Setup of main:
==> flow/design.v (excerpt) <==
module PMPD(
    input wire clk,
    input wire rst_n,
    input wire sclk,
    input wire mosi,
    input wire ss,
    output wire miso,            
    output wire drive
);
Settings: LEC_CHECK=0, ABC_AREA=1, CAP_MARGIN=20, CORE_MARGIN=2, CORE_UTILIZATION=72, CTS_CLUSTER_SIZE=47, GPL_ROUTABILITY_DRIVEN=1, PLACE_DENSITY_LB_ADDON=0.2, SETUP_SLACK_MARGIN=0.12, SLEW_MARGIN=20; clock period 5.33 ns.
run.sh (not shown) runs the stock make flow with config.mk's settings and CLKGATE_MAP_FILE=.
The final report for main shows a completed flow and a layout that fails verification, specifically setup timing.
#### Input delta (the feature branch over main)
# main
export LEC_CHECK = 0
export ABC_AREA = 1
export CAP_MARGIN = 20
export CORE_MARGIN = 2
export CORE_UTILIZATION = 72
export CTS_CLUSTER_SIZE = 47
export GPL_ROUTABILITY_DRIVEN = 1
export PLACE_DENSITY_LB_ADDON = 0.2
export SETUP_SLACK_MARGIN = 0.12
export SLEW_MARGIN = 20
create_clock -name core_clock -period 5.33 [get_ports {clk}]
# the feature branch
export LEC_CHECK = 0
export CAP_MARGIN = 20
export CORE_MARGIN = 2
export CORE_UTILIZATION = 69
export CTS_CLUSTER_SIZE = 47
export GPL_ROUTABILITY_DRIVEN = 1
export SETUP_SLACK_MARGIN = 0.12
export SLEW_MARGIN = 20
create_clock -name core_clock -period 5.33 [get_ports {clk}]
==> comparison <==
Layout checks on the feature branch: not met. Flow itself completed; violations: setup timing.
Summary of the feature branch over main: die area grew by about 4%, met2 track demand over resource in global routing shrank by 13 points, final clock period utilization by the worst path down 5.6 points.

* * *

Starting RTL as in the previous note.
Settings: LEC_CHECK=0, ABC_AREA=0, CAP_MARGIN=20, CELL_PAD_IN_SITES_DETAIL_PLACEMENT=2, CORE_MARGIN=2, CORE_UTILIZATION=50, GPL_ROUTABILITY_DRIVEN=0, MIN_ROUTING_LAYER=met1, PLACE_DENSITY=0.91, SETUP_SLACK_MARGIN=2.15, SLEW_MARGIN=20, TNS_END_PERCENT=10; clock period 11.0 ns.
The first run aborted during global routing (5_1_grt).
Change:
- ABC_AREA: 0 -> 1
- CELL_PAD_IN_SITES_DETAIL_PLACEMENT: 2 -> default
- CORE_UTILIZATION: 50 -> 40
- CTS_CLUSTER_DIAMETER: default -> 291
- GPL_ROUTABILITY_DRIVEN: 0 -> default
- MIN_ROUTING_LAYER: met1 -> default
- PLACE_DENSITY: 0.91 -> default
- SETUP_SLACK_MARGIN: 2.15 -> default
- TNS_END_PERCENT: 10 -> default
- clock period: 11.0 -> 10.0 ns (I/O delays scaled with it)
This time the run completed without violations; area after synthesis rises by 0.50%; synthesized cell count climbs by 53%; die area is higher by 25%.
Change:
- ABC_AREA: 1 -> default
- CORE_UTILIZATION: 40 -> 67
- CTS_CLUSTER_DIAMETER: 291 -> default
- CTS_CLUSTER_SIZE: default -> 23
- clock period: 10.0 -> 4.45 ns (I/O delays scaled with it)
What happened:
- Now the flow finished with setup timing left
- die area came out lower by 40%
- non-clock buffer count came out higher by 394
- design area came out higher by 3.0%
- clock power came out higher by 100%
- sequential power came out higher by 120%
- global-route usage came out higher by 7.6 points
- power came out higher by 110%
- setup slack loses 4.6 ns
- critical path depth came out lower by 2
- sequential share of layout area came out lower by 1.6 points

* * *

== v43 ==
Starting RTL as in the previous note.
make LEC_CHECK=0 ABC_AREA=0 CAP_MARGIN=20 CORE_ASPECT_RATIO=1.56 CORE_MARGIN=2 CORE_UTILIZATION=72 CTS_CLUSTER_DIAMETER=43 CTS_CLUSTER_SIZE=31 PLACE_DENSITY=0.4 SETUP_SLACK_MARGIN=1.4 SLEW_MARGIN=20 finish   # period 5.63 ns
v43: complete, dirty (setup timing)
The inputs of v57 differ from those of v43 as listed below.
- SETUP_SLACK_MARGIN removed (was 1.4)
- CTS_CLUSTER_SIZE changed from 31 to 25
- CORE_ASPECT_RATIO removed (was 1.56)
- ABC_AREA removed (was 0)
- CORE_UTILIZATION changed from 72 to 67
- PLACE_DENSITY removed (was 0.4)
- CTS_CLUSTER_DIAMETER removed (was 43)
- the clock period (ns, I/O delays scaled along) changed from 5.63 to 4.45
- v57: all stages done; final checks FAILED (setup timing).
- Of v43 and v57, the run reporting the lower final standard cell count with taps included and fillers excluded was v43.
- Comparing v43 and v57, TritonCTS buffer count is lower on v43.
- v57 against v43: setup-violating endpoint count in the final report up 12; fraction of power spent switching nets down 1.5 points.
- Diff v57..v43 | maximum net fanout on the critical path | unchanged
- v57 vs v43 — floorplan die height dropped 17%.
- Compared to v43, the routing of v57 uses more wire.
- Clock network area share: v57 higher than v43
The inputs of v13 differ from those of v57 as listed below.
- swapping 67 for 40 in CORE_UTILIZATION
- clearing CTS_CLUSTER_SIZE, which used to be 25
- swapping 4.45 for 8.01 in the clock period (ns, I/O delays scaled along)
### Flow results
v57 -> stages 100% | layout checks FAIL | setup timing. v13: flow completed, timing, DRC and antenna clean. Power sits lower in v13 than in v57. The standard cells in v13 occupy less silicon area than those in v57 do. Half-perimeter wire length after detailed placement ends up higher on v57. Compare v57 and v13 | setup clock skew after layout higher: v13. Delta (v13 minus v57): clock distribution area overhead in the final layout now larger, clock power fell 40%, setup slack of the critical path after layout rose by 2.62 ns, share of the clock period used by the worst path after layout saw a decrease.
> inputs changed (v13 -> v25)
- putting CTS_CLUSTER_SIZE at 98 where nothing was set
- swapping 40 for 59 in CORE_UTILIZATION
- putting ABC_AREA at 1 where nothing was set
- swapping 8.01 for 6.31 in the clock period (ns, I/O delays scaled along)
[summary]
v25 ran in full, but the layout does not pass; the checks complain about setup timing.
Static power due to leakage in v25 vs v13: down about 3.5%
Comparing minimum clock period after layout for v25 and v13, the smaller number came from v25.
[v25] basic-gate share of the synthesized area counting and, or, nand and nor cells rose 10 points relative to v13
Compared to v13, v25 has final tally of setup violations 1 higher.
v13 → v25: final non-filler cell area roughly the same, fill cell instance count of the final layout lower, arrival time reported for the critical path endpoint lower.
The lower part of the power in combinational logic of v25 and v13 is in v13.
v25 vs. v13: synthesized area has increased, chip area estimate from yosys synthesis has increased.
No activity file was given, so power comes from the tool's default toggle rates.
